## project_euler_17
module project_euler_17(
  input clk,
  input reset,
  output reg [3:0] ones_digit,
  output reg [3:0] tens_digit,
  output reg [3:0] hundreds_digit,
  output reg [15:0] letter_count,
  output reg done
);
For scale: ~360 cells after synthesis, ~29 flip-flops.
clock: 10.0 ns
lec_check: 0
cap_margin: 0
cell_pad_in_sites_detail_placement: 1
cell_pad_in_sites_global_placement: 3
core_aspect_ratio: 1.96
core_margin: 2
core_utilization: 34
gpl_routability_driven: 0
min_routing_layer: met1
slew_margin: 20
tns_end_percent: 75
run.sh (not shown) runs the stock make flow with config.mk's settings and CLKGATE_MAP_FILE=.
Change:
- CELL_PAD_IN_SITES_DETAIL_PLACEMENT: 1 -> 2
- CELL_PAD_IN_SITES_GLOBAL_PLACEMENT: 3 -> default
- CORE_UTILIZATION: 34 -> 72
After rerunning: With this change the flow ended with an error in detailed placement (3_5_place_dp). Synthesized cell count is unchanged. Die size went down by 51%. Synthesized area is unchanged.

* * *

project_euler_17 again, from the RTL that the note above started with.
// project_euler_17
module project_euler_17(
  input clk,
  input reset,
  output reg [3:0] ones_digit,
  output reg [3:0] tens_digit,
  output reg [3:0] hundreds_digit,
  output reg [15:0] letter_count,
  output reg done
);
  integer next_ones_digit;
  integer next_tens_digit;
  integer next_hundreds_digit;
  integer letters;
  always @(posedge clk or posedge reset)
  begin
    if (reset) begin
      ones_digit <= 0;
      tens_digit <= 0;
      hundreds_digit <= 0;
      letter_count <= 0;
      done <= 0;
    end
    else if (!done) begin
      next_ones_digit = 0;
      next_tens_digit = 0;
      next_hundreds_digit = 0;
      letters = 0;
      next_tens_digit[3:0] = tens_digit;
      next_hundreds_digit[3:0] = hundreds_digit;
      if (ones_digit == 9) begin
        next_ones_digit = 0;
        if (tens_digit == 9) begin
          next_tens_digit = 0;
          if (hundreds_digit == 9) begin
            next_hundreds_digit = 0;
            letters += 11;  
            done <= 1;
          end
          else
  ...
Settings: LEC_CHECK=0, CAP_MARGIN=35, CELL_PAD_IN_SITES_DETAIL_PLACEMENT=0, CORE_ASPECT_RATIO=0.5, CORE_MARGIN=9, CORE_UTILIZATION=64, CTS_CLUSTER_DIAMETER=105, GPL_ROUTABILITY_DRIVEN=1, HOLD_SLACK_MARGIN=0.07, MAX_ROUTING_LAYER=met5, PLACE_DENSITY_LB_ADDON=0.05, SLEW_MARGIN=0, TNS_END_PERCENT=25; clock period 9.58 ns.
Rerun with:
==> flow/config.mk (replaced) <==
export PLATFORM = sky130hd
export DESIGN_NAME = project_euler_17
export DESIGN_NICKNAME = project_euler_17
export VERILOG_FILES = /design/flow/design.v
export SDC_FILE = /design/flow/constraint.sdc
export NUM_CORES = 4
export LEC_CHECK = 0
export CAP_MARGIN = 20
export CELL_PAD_IN_SITES_DETAIL_PLACEMENT = 1
export CORE_ASPECT_RATIO = 1.03
export CORE_MARGIN = 2
export CORE_UTILIZATION = 48
export CTS_CLUSTER_DIAMETER = 256
export CTS_CLUSTER_SIZE = 36
export GPL_ROUTABILITY_DRIVEN = 1
export MAX_ROUTING_LAYER = met5
export PLACE_DENSITY_LB_ADDON = 0.05
export SETUP_SLACK_MARGIN = 1.73
export SLEW_MARGIN = 0
The changed run passed the timing, DRC and antenna checks.
Register-to-register slack is worse by 0.11 ns.
Hold slack gains 0.011 ns.
Sequential power hardly moves.
Design area goes down by 0.38%.
Non-clock buffer count does not change.
Flip-flop count is unchanged.
Rerun with:
==> flow/config.mk (replaced) <==
export PLATFORM = sky130hd
export DESIGN_NAME = project_euler_17
export DESIGN_NICKNAME = project_euler_17
export VERILOG_FILES = /design/flow/design.v
export SDC_FILE = /design/flow/constraint.sdc
export NUM_CORES = 4
export LEC_CHECK = 0
export CAP_MARGIN = 0
export CELL_PAD_IN_SITES_DETAIL_PLACEMENT = 0
export CORE_ASPECT_RATIO = 0.5
export CORE_MARGIN = 2
export CORE_UTILIZATION = 64
export GPL_ROUTABILITY_DRIVEN = 1
export HOLD_SLACK_MARGIN = 0.06
export MAX_ROUTING_LAYER = met5
export PLACE_DENSITY = 0.8
export SETUP_SLACK_MARGIN = -0.95
export SLEW_MARGIN = 40
export TNS_END_PERCENT = 25
Effect:
- final area went down by 1.5%
- setup slack is better by 0.032 ns
- power went down by 6.7%
- cell count went down by 4.2%

* * *

Starting RTL as in the previous note.
Settings: LEC_CHECK=0, ABC_AREA=1, CAP_MARGIN=10, CELL_PAD_IN_SITES_DETAIL_PLACEMENT=2, CORE_MARGIN=2, CORE_UTILIZATION=70, CTS_CLUSTER_SIZE=58, GPL_ROUTABILITY_DRIVEN=0, HOLD_SLACK_MARGIN=0.11, MAX_ROUTING_LAYER=met4, MIN_ROUTING_LAYER=met2, PLACE_DENSITY_LB_ADDON=0.09, SLEW_MARGIN=20, TNS_END_PERCENT=10; clock period 10.0 ns.
The starting point never finished: it broke off in detailed placement.
==> next run, changes <==
ABC_AREA = not set   (was 1)
CAP_MARGIN = 20   (was 10)
CELL_PAD_IN_SITES_DETAIL_PLACEMENT = not set   (was 2)
CORE_UTILIZATION = 63   (was 70)
CTS_CLUSTER_SIZE = not set   (was 58)
GPL_ROUTABILITY_DRIVEN = not set   (was 0)
HOLD_SLACK_MARGIN = not set   (was 0.11)
MAX_ROUTING_LAYER = not set   (was met4)
MIN_ROUTING_LAYER = not set   (was met2)
PLACE_DENSITY_LB_ADDON = not set   (was 0.09)
SETUP_SLACK_MARGIN = 2.67   (was not set)
TNS_END_PERCENT = 20   (was 10)
- With this change the flow completed with no timing, DRC or antenna violations
- synthesized area rose by 8.5%
- die size grows by 19%
- synthesized cell count is lower by 11%
==> next run, changes <==
ABC_AREA = 0   (was not set)
CORE_UTILIZATION = 70   (was 63)
CTS_CLUSTER_SIZE = 58   (was not set)
HOLD_SLACK_MARGIN = 0.11   (was not set)
MAX_ROUTING_LAYER = met4   (was not set)
MIN_ROUTING_LAYER = met2   (was not set)
SETUP_SLACK_MARGIN = not set   (was 2.67)
TNS_END_PERCENT = 45   (was 20)
Area after synthesis stays the same.
Worst setup slack gets worse by 340 ps.
Fmax drops by 4.7%.
Sequential cell count does not change.
Clock skew climbs by 4.9 ps.
Global-route usage climbs by 25 points.
Final area drops by 0.76%.
Synthesized cell count stays the same.
Worst hold slack gets better by 6.7 ps.
Power drops by 7.1%.
==> next run, changes <==
ABC_AREA = not set   (was 0)
CORE_UTILIZATION = 40   (was 70)
CTS_CLUSTER_DIAMETER = 391   (was not set)
CTS_CLUSTER_SIZE = 93   (was 58)
HOLD_SLACK_MARGIN = not set   (was 0.11)
MAX_ROUTING_LAYER = not set   (was met4)
MIN_ROUTING_LAYER = not set   (was met2)
PLACE_DENSITY_LB_ADDON = 0.04   (was not set)
TNS_END_PERCENT = not set   (was 45)
Outcome:
- clock-buffer cell count is unchanged
- die size climbs by 70%
- global-route usage decreases by 33 points
- final cell count goes up by 11%
- clock power is higher by 35%
- design area rises by 2.4%
- hold slack is worse by 7.6 ps
- setup slack is better by 260 ps
==> next run, changes <==
CAP_MARGIN = 40   (was 20)
CELL_PAD_IN_SITES_DETAIL_PLACEMENT = 2   (was not set)
CTS_CLUSTER_DIAMETER = not set   (was 391)
CTS_CLUSTER_SIZE = not set   (was 93)
GPL_ROUTABILITY_DRIVEN = 0   (was not set)
MIN_ROUTING_LAYER = met2   (was not set)
PLACE_DENSITY_LB_ADDON = not set   (was 0.04)
=> Final area went up slightly. Routed wire length climbs by well over a third. Hold slack gains 14 ps. Maximum frequency shrinks by roughly a tenth. Core utilization increases by 0.19 points. Power increases by roughly a tenth. Non-clock buffer count does not change. Clock-buffer cell count shrinks by 1. Flip-flop count is unchanged. Via count climbs by well over a third. Area after synthesis does not change.
Power is estimated from default activity; no workload was simulated.
